Setup of exp/amber:
## Benes_8p
module Benes_8p (input wire [2:0] mp0, mp1, mp2, mp3, mp4, mp5, mp6, mp7,
    input clk,
    output reg [19:0] state
);
Size in the first run: ~1100 cells after synthesis, ~280 flip-flops, ~45 I/O pins, roughly 11000 um2 of cells after synthesis.
clock: 1.58 ns
lec_check: 0
cap_margin: 20
cell_pad_in_sites_detail_placement: 1
core_margin: 2
core_utilization: 46
cts_cluster_diameter: 50
cts_cluster_size: 15
gpl_routability_driven: 1
gpl_timing_driven: 1
max_routing_layer: met4
slew_margin: 20
tns_end_percent: 60
run.sh (not shown) runs the stock make flow with config.mk's settings and CLKGATE_MAP_FILE=.
Final checks on exp/amber, whose flow otherwise completed, came back failing, citing setup timing.
#### Input delta (exp/maple over exp/amber)
Settings: removing GPL_ROUTABILITY_DRIVEN (formerly 1); removing CELL_PAD_IN_SITES_DETAIL_PLACEMENT (formerly 1); removing CTS_CLUSTER_SIZE (formerly 15); removing TNS_END_PERCENT (formerly 60); removing GPL_TIMING_DRIVEN (formerly 1); removing CTS_CLUSTER_DIAMETER (formerly 50); removing MAX_ROUTING_LAYER (formerly met4); changing CORE_UTILIZATION from 46 to 40; changing the clock period (ns, I/O delays scaled along) from 1.58 to 2.33.
Summary of exp/amber and exp/maple: one run falls short of a clean finish, namely exp/amber.
In exp/amber the implementation ran to completion but is not tape-out ready, as the final checks report setup timing.
Clock buffer count from CTS (exp/maple over exp/amber): decrease, 3
Cmp exp/maple and exp/amber / global-route usage / higher: exp/amber
The instance area after placement number comes out lower for exp/maple vs exp/amber.
Looking at switching part of the total across exp/maple and exp/amber, the one that comes out lower is exp/maple.
The inputs of exp/quartz differ from those of exp/maple as listed below.
Settings: putting SETUP_SLACK_MARGIN at 0.51 where nothing was set; putting CTS_CLUSTER_SIZE at 31 where nothing was set; putting HOLD_SLACK_MARGIN at 0.28 where nothing was set; swapping 40 for 72 in CORE_UTILIZATION; swapping 2.33 for 1.78 in the clock period (ns, I/O delays scaled along).
Notes after the runs:
Seen in the log of exp/quartz: DPL-0033 during clock tree synthesis, after which the run never completed.
exp/maple → exp/quartz: xor-xnor portion of the synthesized cell area held; cell count listed in synth_stat.txt held.
Comparing exp/quartz against exp/maple, there is no change at all in count of distinct cell types in the synthesized netlist.
Relative to exp/quartz, the following input files were edited for exp/onyx:
Settings: CTS_CLUSTER_SIZE: 31 -> unset; CORE_UTILIZATION: 72 -> 40; HOLD_SLACK_MARGIN: 0.28 -> unset; SETUP_SLACK_MARGIN: 0.51 -> unset; the clock period (ns, I/O delays scaled along): 1.78 -> 2.5.
==> comparison <==
exp/onyx finished every stage and its layout cleared the timing, DRC and antenna checks.
Diff exp/quartz..exp/onyx | area fraction in and, or, nand and nor cells | unchanged
Looking at exp/onyx and exp/quartz, the compound-gate portion of the synthesized area is a wash.
Diff exp/quartz -> exp/onyx: final estimated routing congestion in global placement fell by about 5%, fraction of the core area occupied by cells at floorplan fell by 32 points, post-synthesis chip area from yosys stayed essentially flat, half-perimeter wire length after detailed placement fell by 3.2 mm, mean cell area of the mapped netlist stayed essentially flat.
Sort exp/onyx and exp/quartz by setup slack at placement desc -> top: exp/onyx
Die outline width, exp/onyx and exp/quartz: smaller value in exp/quartz

== build 79 ==
Benes_8p again, from the RTL that the note above started with.
clock: 1.96 ns
lec_check: 0
cap_margin: 20
core_margin: 2
core_utilization: 40
cts_cluster_size: 81
hold_slack_margin: 0.08
place_density_lb_addon: 0.04
slew_margin: 25
Looking at the reports, build 79 completed the entire flow and the layout it produced met the timing, DRC and antenna checks.
Input-level comparison between build 14 and build 79:
Settings: removing CTS_CLUSTER_SIZE (formerly 81); removing PLACE_DENSITY_LB_ADDON (formerly 0.04); setting SETUP_SLACK_MARGIN to 0.07 for the first time; changing SLEW_MARGIN from 25 to 20; removing HOLD_SLACK_MARGIN (formerly 0.08); setting TNS_END_PERCENT to 5 for the first time; changing CORE_UTILIZATION from 40 to 58; changing the clock period (ns, I/O delays scaled along) from 1.96 to 1.32.
==> results <==
The final report for build 14 shows a completed flow and a layout that fails verification, specifically negative setup slack.
In the reports for build 14 and build 79, the smaller combinational gate power belongs to build 79.
Sequential share of layout area: build 14 lower than build 79
Of the two values seen for timing endpoint of the critical path, CI_4[1]$_DFF_P_ was produced by build 14 and CO[0]$_DFF_P_ by build 79.
Comparing build 14 and build 79, the lower area used by sequential logic in the layout was measured on build 79.
Looking only at routed wire length, and setting everything else aside, the higher value of build 14 and build 79 goes to build 14.
In build 14, shortest period the worst path allows is higher than in build 79.
Relative to build 79, count of clock-buffer cells in the layout has decreased by 5.1% in build 14.
Relative to build 14, the following input files were edited for build 3:
Settings: SETUP_SLACK_MARGIN changed from 0.07 to -0.16; TNS_END_PERCENT removed (was 5); HOLD_SLACK_MARGIN newly set to 0.26; CTS_CLUSTER_SIZE newly set to 33; CORE_UTILIZATION changed from 58 to 70; the clock period (ns, I/O delays scaled along) changed from 1.32 to 1.72.
## What came out
Build 3 did not make it past global routing (5_1_grt), where a tool error ended it. Build 14 finished all stages; layout check result: FAIL, due to negative setup slack. Compared with build 14, in build 3 flop and latch count out of synthesis saw little to no change, die area fell by about 17%, number of placement rows now sits lower. Compared with build 14, build 3 shows a core utilization at floorplan that is 13 points higher. The lower die outline height of build 3 and build 14 is in build 3.
The inputs of build 18 differ from those of build 3 as listed below.
Settings: CORE_UTILIZATION now 66, was 70; SETUP_SLACK_MARGIN now 0.51, was -0.16; HOLD_SLACK_MARGIN no longer set, was 0.26; CTS_CLUSTER_SIZE no longer set, was 33; the clock period (ns, I/O delays scaled along) now 1.84, was 1.72.
What the final checks of build 18 revealed, after a flow that finished every stage, was a layout that fails on negative setup slack. Area fraction in compound gates came out exactly the same in build 3 and build 18. Re depth of the CTS H-tree: no difference whatsoever between build 3 and build 18. Going from build 3 to build 18, post-CTS setup buffer count rose 45; final weighted congestion of routability-driven global placement fell 3.2%; instance count after placement with tap cells included fell about 3.7%; width of the die rose 2.9%; height of the die rose about 3%.
No activity file was given, so power comes from the tool's default toggle rates.
